==> inputs of wip/juniper <==
==> flow/design.v (excerpt) <==
module ArquitecturaHybridARMIPS(input logic clk, reset,
										  output logic [31:0] imem_addr,
										  input logic [31:0] imem_rdata,
										  output logic [31:0] mem_addr,
										  output logic dmem_we,
										  output logic [31:0] dmem_wdata,
										  input logic [31:0] dmem_rdata,
										  output logic pmem_we,
										  output logic [1:0] pmem_wdata,
										  input logic [1:0] pmem_rdata,
										  output logic rf_we,
										  output logic [3:0] rf_waddr,
										  output logic [31:0] rf_wdata);
clock: 13.9 ns
lec_check: 0
cap_margin: 20
core_margin: 2
core_utilization: 72
cts_cluster_size: 49
max_routing_layer: met4
place_density_lb_addon: 0.01
setup_slack_margin: 4.12
slew_margin: 20
tns_end_percent: 5
run.sh (not shown) runs the stock make flow with config.mk's settings and CLKGATE_MAP_FILE=.
==> wip/quartz: changes against wip/juniper <==
==> flow/config.mk (replaced) <==
export PLATFORM = sky130hd
export DESIGN_NAME = ArquitecturaHybridARMIPS
export DESIGN_NICKNAME = ArquitecturaHybridARMIPS
export VERILOG_FILES = /design/flow/design.v
export SDC_FILE = /design/flow/constraint.sdc
export NUM_CORES = 4
export LEC_CHECK = 0
export CAP_MARGIN = 20
export CELL_PAD_IN_SITES_GLOBAL_PLACEMENT = 0
export CORE_ASPECT_RATIO = 0.54
export CORE_MARGIN = 5
export CORE_UTILIZATION = 21
export CTS_CLUSTER_SIZE = 53
export GPL_ROUTABILITY_DRIVEN = 1
export HOLD_SLACK_MARGIN = 0.13
export PLACE_DENSITY = 0.69
export SETUP_SLACK_MARGIN = 4.69
export SLEW_MARGIN = 20
export TNS_END_PERCENT = 50
==> flow/constraint.sdc (replaced) <==
create_clock -name core_clock -period 24.0 [get_ports {clk}]
set_input_delay 4.8000 -clock core_clock [delete_from_list [all_inputs] [get_ports {clk}]]
set_output_delay 4.8000 -clock core_clock [all_outputs]
set_load 0.01 [all_outputs]
==> qor summary <==
metric                                                                              wip/quartz               wip/juniper
Total standard cell area after synthesis                                             49900 um2                 49900 um2
Setup Slack @ Placement                                                                8030 ps                    607 ps
Number of buffers inserted by post-CTS setup repair                                          0                        10
# resized after CTS                                                                          0                        21
H-tree level count                                                                           3                         3
Most frequent cell after synthesis                                     sky130_fd_sc_hd__nor2_1   sky130_fd_sc_hd__nor2_1
Adder-cell share of the synthesized area                                                 3.81%                     3.81%
Die span in y                                                                           368 um                    267 um
Avg Cell Area, Syn                                                                    9.37 um2                  9.37 um2
Flops out of synthesis                                                                     840                       840
Chip area estimate from yosys synthesis                                              49900 um2                 49900 um2
Parity-gate share of the synthesized area counting xor and xnor cells                   0.790%                    0.790%
FP Rows                                                                                    131                        96
Post-placement cell area                                                             55000 um2                 51700 um2
Horizontal die size                                                                     673 um                    267 um
Placed instance count                                                                     8315                      6007
Synthesized netlist net count                                                             5507                      5507
Result of the run                                             no timing/DRC/antenna violations    stopped before the end
Failing step                                                                                 -  global routing (5_1_grt)
Init Core Util                                                                           21.1%                     72.7%
Cell count after synthesis                                                                5322                      5322
Core Box Area                                                                       236000 um2                 68600 um2
Routability congestion estimate                                                           1.08                      1.24
Cts bufs inserted                                                                           86                        85
Die Area                                                                            248000 um2                 71400 um2
Final HPWL from detailed placement                                                   200000 um                 145000 um

========
==> job 6146 <==
ArquitecturaHybridARMIPS again, from the RTL that the note above started with.
==> flow/config.mk <==
export PLATFORM = sky130hd
export DESIGN_NAME = ArquitecturaHybridARMIPS
export DESIGN_NICKNAME = ArquitecturaHybridARMIPS
export VERILOG_FILES = /design/flow/design.v
export SDC_FILE = /design/flow/constraint.sdc
export NUM_CORES = 4
export LEC_CHECK = 0
export CAP_MARGIN = 20
export CORE_MARGIN = 5
export CORE_UTILIZATION = 40
export SLEW_MARGIN = 20
==> flow/constraint.sdc <==
create_clock -name core_clock -period 13.7 [get_ports {clk}]
set_input_delay 2.7400 -clock core_clock [delete_from_list [all_inputs] [get_ports {clk}]]
set_output_delay 2.7400 -clock core_clock [all_outputs]
set_load 0.01 [all_outputs]
==> inputs of job 7288, as changes to job 6146 <==
--- a/flow/config.mk
+++ b/flow/config.mk
@@ -6,6 +6,7 @@
 export NUM_CORES = 4
 export LEC_CHECK = 0
 export CAP_MARGIN = 20
-export CORE_MARGIN = 5
-export CORE_UTILIZATION = 40
+export CORE_MARGIN = 2
+export CORE_UTILIZATION = 58
+export SETUP_SLACK_MARGIN = 0.87
 export SLEW_MARGIN = 20
==> flow/constraint.sdc (replaced) <==
create_clock -name core_clock -period 8.14 [get_ports {clk}]
set_input_delay 1.6280 -clock core_clock [delete_from_list [all_inputs] [get_ports {clk}]]
set_output_delay 1.6280 -clock core_clock [all_outputs]
set_load 0.01 [all_outputs]
==> inputs of job 9832, as changes to job 6146 <==
--- a/flow/config.mk
+++ b/flow/config.mk
@@ -5,7 +5,17 @@
 export SDC_FILE = /design/flow/constraint.sdc
 export NUM_CORES = 4
 export LEC_CHECK = 0
-export CAP_MARGIN = 20
-export CORE_MARGIN = 5
+export ABC_AREA = 1
+export CAP_MARGIN = 40
+export CELL_PAD_IN_SITES_DETAIL_PLACEMENT = 1
+export CORE_ASPECT_RATIO = 1.42
+export CORE_MARGIN = 2
 export CORE_UTILIZATION = 40
-export SLEW_MARGIN = 20
+export CTS_CLUSTER_DIAMETER = 307
+export GPL_ROUTABILITY_DRIVEN = 0
+export HOLD_SLACK_MARGIN = 0.2
+export MAX_ROUTING_LAYER = met4
+export MIN_ROUTING_LAYER = met2
+export PLACE_DENSITY = 0.83
+export SLEW_MARGIN = 0
+export TNS_END_PERCENT = 90
==> flow/constraint.sdc (replaced) <==
create_clock -name core_clock -period 15.9 [get_ports {clk}]
set_input_delay 3.1800 -clock core_clock [delete_from_list [all_inputs] [get_ports {clk}]]
set_output_delay 3.1800 -clock core_clock [all_outputs]
set_load 0.01 [all_outputs]
==> inputs of job 6873, as changes to job 6146 <==
--- a/flow/config.mk
+++ b/flow/config.mk
@@ -5,7 +5,9 @@
 export SDC_FILE = /design/flow/constraint.sdc
 export NUM_CORES = 4
 export LEC_CHECK = 0
+export ABC_AREA = 0
 export CAP_MARGIN = 20
-export CORE_MARGIN = 5
-export CORE_UTILIZATION = 40
+export CORE_MARGIN = 2
+export CORE_UTILIZATION = 72
+export CTS_CLUSTER_SIZE = 15
 export SLEW_MARGIN = 20
==> flow/constraint.sdc (replaced) <==
create_clock -name core_clock -period 7.48 [get_ports {clk}]
set_input_delay 1.4960 -clock core_clock [delete_from_list [all_inputs] [get_ports {clk}]]
set_output_delay 1.4960 -clock core_clock [all_outputs]
set_load 0.01 [all_outputs]
==> flow_metrics.py <==
# Flow results
metrics = {
    "detailed_routing": {
        "vias": 44560,
    },
    "run_status": {
        "outcome": "no timing/DRC/antenna violations",
    },
    "layout": {
        "flop-count": 840,
        "sh_comb_area_pct": 44.82,
    },
    "synthesis": {
        "yosys-top-cells-count": "nor2_1 (796), nand2_1 (754), edfxtp_1 (512)",
        "fa_ha_area_share_pct": 3.807,
    },
    "worst_setup_path": {
        "cp_top_family": "adder cells",
    },
    "clocking": {
        "clkTransAtPathRegs_ns": 0.06,
        "cts_tree": "done",
    },
    "timing": {
        "fin_tns_setup_ns": 0,
    },
    "global_routing": {
        "grt_use_met3_pct": 7.864,
    },
    "power": {
        "power.internal_mw": 4.982,
    },
}
the above is filed under job 6146

==> flow_metrics.py <==
# Flow results
metrics = {
    "run_status": {
        "haltStage": "global routing",
        "outcome": "stopped before the end",
        "error": "[ERROR GRT-0116] Global routing finished with congestion. Check the congestion regions in the DRC Viewer.",
    },
    "synthesis": {
        "yosys-top-cells-count": "nor2_1 (796), nand2_1 (754), edfxtp_1 (512)",
        "yosysWarnings": 7,
    },
    "place": {
        "place_ws_ns": -5.248,
    },
    "global_routing": {
        "grtUsageTotal_pct": 77.51,
        "grt_use_met3_pct": 65.01,
    },
}
the above is filed under job 6873

==> flow_metrics.py <==
# Flow results
metrics = {
    "run_status": {
        "error": "[ERROR GRT-0116] Global routing finished with congestion. Check the congestion regions in the DRC Viewer.",
        "outcome": "stopped before the end",
        "haltStage": "global routing",
    },
    "synthesis": {
        "yosys-top-cells-count": "nor2_1 (1,311), nand2_1 (980), o21ai_0 (626)",
        "fa_ha_area_share_pct": 3.932,
        "synthAoiAreaFrac_pct": 16.71,
    },
    "place": {
        "place_inst": 7629,
    },
}
the above is filed under job 9832

==> flow_metrics.py <==
# Flow results
metrics = {
    "clocking": {
        "clkTransAtPathRegs_ns": 0.06,
    },
    "timing": {
        "setup_viol": 21,
        "finalWorstSetupSlack_ns": -4.892,
    },
    "global_routing": {
        "grt_use_met3_pct": 23.16,
    },
    "run_status": {
        "violations": "setup timing",
        "outcome": "failed layout checks",
    },
}
the above is filed under job 7288

Power is estimated from default activity; no workload was simulated.
